==> flow/design.v (excerpt) <==
module mac_demo(input    clk, 
           input    reset, 
           input    ena,
   	   input    signed [16-1 : 0] k,
           input    signed [16-1 : 0] x,   
           output   signed [2 * 16 - 1 : 0] acc_out
          ) ;
           wire     signed [2 * 16 - 1 : 0] p ;
           wire     signed [2 * 16 - 1 : 0] acc_in ;
   multiplier  #(.width(16)) mult_0(.multiplicand(k),
                                          .multiplier(x),
                       			  .product(p)
                			  ) ;
   adder     #(.width(2*16)) add_0(.a(p),
                			 .b(acc_out),
                			 .sum(acc_in)
               				) ;
   accumulator  #(.width(2*16))  acc_0(.clk(clk),
                   			     .reset(reset),
                   			     .ena(ena),
                   			     .acc_in(acc_in),
                   			     .acc_out(acc_out)
                   			) ;
endmodule
For scale: ~1300 cells after synthesis, ~32 flip-flops, about 67 I/O pins, ~0.012 mm2 of cells after synthesis.
clock: 4.81 ns
lec_check: 0
cap_margin: 20
core_aspect_ratio: 1.07
core_margin: 2
core_utilization: 70
gpl_routability_driven: 1
gpl_timing_driven: 1
max_routing_layer: met4
slew_margin: 35
run.sh (not shown) runs the stock make flow with config.mk's settings and CLKGATE_MAP_FILE=.
The baseline ended with an error in global routing, error ODB-0269.
Rerun with:
Settings changed: CORE_ASPECT_RATIO 1.07 to default, CORE_UTILIZATION 70 to 40, GPL_ROUTABILITY_DRIVEN 1 to default, GPL_TIMING_DRIVEN 1 to default, MAX_ROUTING_LAYER met4 to default, SLEW_MARGIN 35 to 20.
Clock period 4.81 ns to 6.89 ns, I/O delays scaled along.
Now the flow produced a clean layout.
Synthesized cell count does not change.
Die size goes up by 72%.
Area after synthesis does not change.
Rerun with:
Settings changed: CORE_UTILIZATION 40 to 65, CTS_CLUSTER_DIAMETER from default to 36.
Clock period 6.89 ns to 6.58 ns, I/O delays scaled along.
After rerunning: Now the flow finished with setup timing left. Via count rises by 4.5%. Sequential share of layout area is about the same. Setup slack got worse by 0.36 ns. Cell area went down by 0.82%. Die size went down by 38%. Synthesized area is unchanged. Non-clock buffer count went up by 7.
Rerun with:
Settings changed: CORE_UTILIZATION 65 to 68, CTS_CLUSTER_DIAMETER 36 to default, CTS_CLUSTER_SIZE from default to 95, PLACE_DENSITY from default to 0.36.
Clock period 6.58 ns to 5.93 ns, I/O delays scaled along.
The changed run ran to the end with violations: setup timing.
Clock skew is about the same.
Synthesized area stays the same.
Hold slack gets better by 0.049 ns.
Worst setup slack degrades by 0.40 ns.
Die area goes down by 4.3%.
Final area is higher by 3.6%.

== job 101 ==
Starting RTL as in the previous note.
clock: 4.46 ns
lec_check: 0
abc_area: 1
cap_margin: 20
core_margin: 2
core_utilization: 72
cts_cluster_diameter: 359
cts_cluster_size: 99
hold_slack_margin: 0.28
place_density: 0.37
setup_slack_margin: -0.4
slew_margin: 20
Job 101: it failed during 5_1_grt, and the tool reported GRT-0116.
## Diff of input files: job 102 against job 101
Settings: ABC_AREA no longer set, was 1; CTS_CLUSTER_DIAMETER now 393, was 359; PLACE_DENSITY now 0.36, was 0.37; CTS_CLUSTER_SIZE now 95, was 99; HOLD_SLACK_MARGIN no longer set, was 0.28; SETUP_SLACK_MARGIN no longer set, was -0.4; the clock period (ns, I/O delays scaled along) now 5.93, was 4.46.
Finished, but not clean: job 102, with setup timing. Area of the mapped netlist (job 102 / job 101): 0.936. Die: job 102 smaller than job 101. Any difference in deepest clock path buffer count between job 102 and job 101 is small enough to ignore. | number of clock buffers inserted by TritonCTS | job 102 vs job 101 | ≈ equal |. The lower fraction of the mapped netlist area in simple logic gates came out of job 102. The mux contribution to synthesized area in job 102 was higher than what job 101 gave. Effective utilization at floorplan (job 102 over job 101): decrease, 1.0 points. Relative to job 101, the number of gates resized after CTS measured on job 102 has decreased by more than half. Fraction of the mapped netlist area in adder cells up 3.8 points in job 102 wrt job 101. Note that the average cell area after synthesis recorded for job 102 amounts to 1.2 times the value seen in job 101.
Setup changes, job 102 to job 103
Settings: CTS_CLUSTER_SIZE changed from 95 to 28; PLACE_DENSITY removed (was 0.36); CTS_CLUSTER_DIAMETER removed (was 393); CORE_UTILIZATION changed from 72 to 69; the clock period (ns, I/O delays scaled along) changed from 5.93 to 4.52.
[summary]
Comparing job 102 and job 103, setup fix buffers added after clock tree synthesis is higher on job 103.
Of job 102 and job 103, only job 103 fails to reach the end of the flow.
Cell area reported after detailed placement for job 103: 2.0% up relative to job 102
Sort job 102 and job 103 by number of cells after detailed placement desc -> top: job 103
Relative to job 103, the following input files were edited for job 104:
Settings: CORE_UTILIZATION: 69 -> 72; CTS_CLUSTER_DIAMETER: unset -> 375; the clock period (ns, I/O delays scaled along): 4.52 -> 3.68.
## What came out
Seen in the log of job 104: GRT-0232 during 5_1_grt, after which the run never completed.
Job 103 is listed as incomplete: the tool reported an error in 5_1_grt and the run ended there.
Compared with job 103, job 104 shows post-place instance area higher by about 0.8%.
The run showing the greater post-CTS setup-driven buffer insertion count is job 103.
Compared to job 103, job 104 has worst setup slack after placement 0.78 ns lower.
The die footprint in job 104 was lower than what job 103 gave.
Post-synthesis mux area share came out exactly the same in job 104 and job 103.
